==> inputs of run a <==
==> flow/design.v <==
module reflex_core (
    input wire clk,                   
    input wire rst_n,                 
    input wire signed [15:0] z_pos,   
    input wire signed [15:0] z_vel,   
    input wire signed [15:0] kp_gain,
    input wire signed [15:0] kd_gain,
    input wire signed [15:0] vel_threshold,  
    output reg signed [15:0] u_out,   
    output reg guardian_active        
);
    reg signed [31:0] p_term;
    reg signed [31:0] d_term;
    reg signed [31:0] raw_sum;
    localparam signed [15:0] MAX_OUT = 16'd2000;   
    localparam signed [15:0] MIN_OUT = -16'd2000;  
    always @(posedge clk or negedge rst_n) begin
        if (!rst_n) begin
            u_out <= 16'd0;
            guardian_active <= 1'b0;
            p_term <= 32'd0;
            d_term <= 32'd0;
        end else begin
            if (($signed(z_vel) > $signed(vel_threshold)) || 
                ($signed(z_vel) < -$signed(vel_threshold))) begin
                guardian_active <= 1'b1;
                d_term <= z_vel * (kd_gain <<< 1); 
            end else begin
                guardian_active <= 1'b0;
                d_term <= z_vel * kd_gain;
            end
            p_term <= z_pos * kp_gain;  
            raw_sum = -(p_term + d_term); 
            if (raw_sum > MAX_OUT) 
                u_out <= MAX_OUT;
            else if (raw_sum < MIN_OUT) 
                u_out <= MIN_OUT;
            else
                u_out <= raw_sum[15:0];  
        end
    end
endmodule
==> flow/run.sh <==
#!/bin/bash
# the make line also repeats each setting of config.mk as NAME=value (left out here)
make -C /OpenROAD-flow-scripts/flow DESIGN_CONFIG=/design/flow/config.mk WORK_HOME=/design/flow/orfs CLKGATE_MAP_FILE= finish
==> flow/config.mk <==
export PLATFORM = sky130hd
export DESIGN_NAME = reflex_core
export DESIGN_NICKNAME = reflex_core
export VERILOG_FILES = /design/flow/design.v
export SDC_FILE = /design/flow/constraint.sdc
export NUM_CORES = 4
export LEC_CHECK = 0
export CAP_MARGIN = 20
export CORE_MARGIN = 2
export CORE_UTILIZATION = 68
export CTS_CLUSTER_SIZE = 99
export PLACE_DENSITY = 0.41
export SLEW_MARGIN = 20
export TNS_END_PERCENT = 5
==> flow/constraint.sdc <==
create_clock -name core_clock -period 4.32 [get_ports {clk}]
set_input_delay 0.8640 -clock core_clock [delete_from_list [all_inputs] [get_ports {clk}]]
set_output_delay 0.8640 -clock core_clock [all_outputs]
set_load 0.01 [all_outputs]
==> run b: changes against run a <==
CORE_UTILIZATION = 37   (was 68)
CTS_CLUSTER_DIAMETER = 214   (was not set)
CTS_CLUSTER_SIZE = 100   (was 99)
GPL_ROUTABILITY_DRIVEN = 0   (was not set)
HOLD_SLACK_MARGIN = -0.08   (was not set)
PLACE_DENSITY = not set   (was 0.41)
PLACE_DENSITY_LB_ADDON = 0.29   (was not set)
TNS_END_PERCENT = 10   (was 5)
==> flow/constraint.sdc (replaced) <==
create_clock -name core_clock -period 8.0 [get_ports {clk}]
set_input_delay 1.6000 -clock core_clock [delete_from_list [all_inputs] [get_ports {clk}]]
set_output_delay 1.6000 -clock core_clock [all_outputs]
set_load 0.01 [all_outputs]
==> run c: changes against run a <==
CORE_UTILIZATION = 71   (was 68)
CTS_CLUSTER_SIZE = 34   (was 99)
HOLD_SLACK_MARGIN = -0.09   (was not set)
PLACE_DENSITY = not set   (was 0.41)
SETUP_SLACK_MARGIN = 1.83   (was not set)
TNS_END_PERCENT = not set   (was 5)
==> flow/constraint.sdc (replaced) <==
create_clock -name core_clock -period 6.25 [get_ports {clk}]
set_input_delay 1.2500 -clock core_clock [delete_from_list [all_inputs] [get_ports {clk}]]
set_output_delay 1.2500 -clock core_clock [all_outputs]
set_load 0.01 [all_outputs]
==> results <==
metric                                                                               run a                    run b                      run c
Seq cells                                                                               81                       81                          -
Number of buffers other than clock buffers in the final layout                         553                      344                          -
Outcome                                                         complete, but fails checks  complete, no violations  aborted with a tool error
Last stage reached                                                                       -                        -                    5_1_grt
Layout check failures                                                 negative setup slack                        -                          -
Register share of the cell area                                                      6.23%                    6.74%                          -
Least-Margin Pin Slew                                                             0.792 ns                 0.764 ns                          -
Non-Filler Cell Area, Final                                                      32500 µm²                30100 µm²                          -
Hold Crit Class                                                                in -> async               reg -> reg                          -
Number of standard cells in the final layout excluding fillers                        3868                     4077                          -
Post-cts sizing count                                                                  236                        0                        585
Die outline width                                                                   199 µm                   268 µm                     195 µm
Core utilization of the finished layout                                              86.6%                    43.6%                          -
Highest metal layer with signal wires                                                 met4                     met4                          -
Longest individual stage delay on the worst path                                   0.58 ns                  0.57 ns                          -
Global placer's final weighted congestion                                            0.951                        -                      0.948
Clock Skews                                                                     0.00886 ns                0.0108 ns                          -
Detailed-route wire length per cell                                                20.9 µm                  14.2 µm                          -
Reg2reg path depth                                                                      15                       15                          -
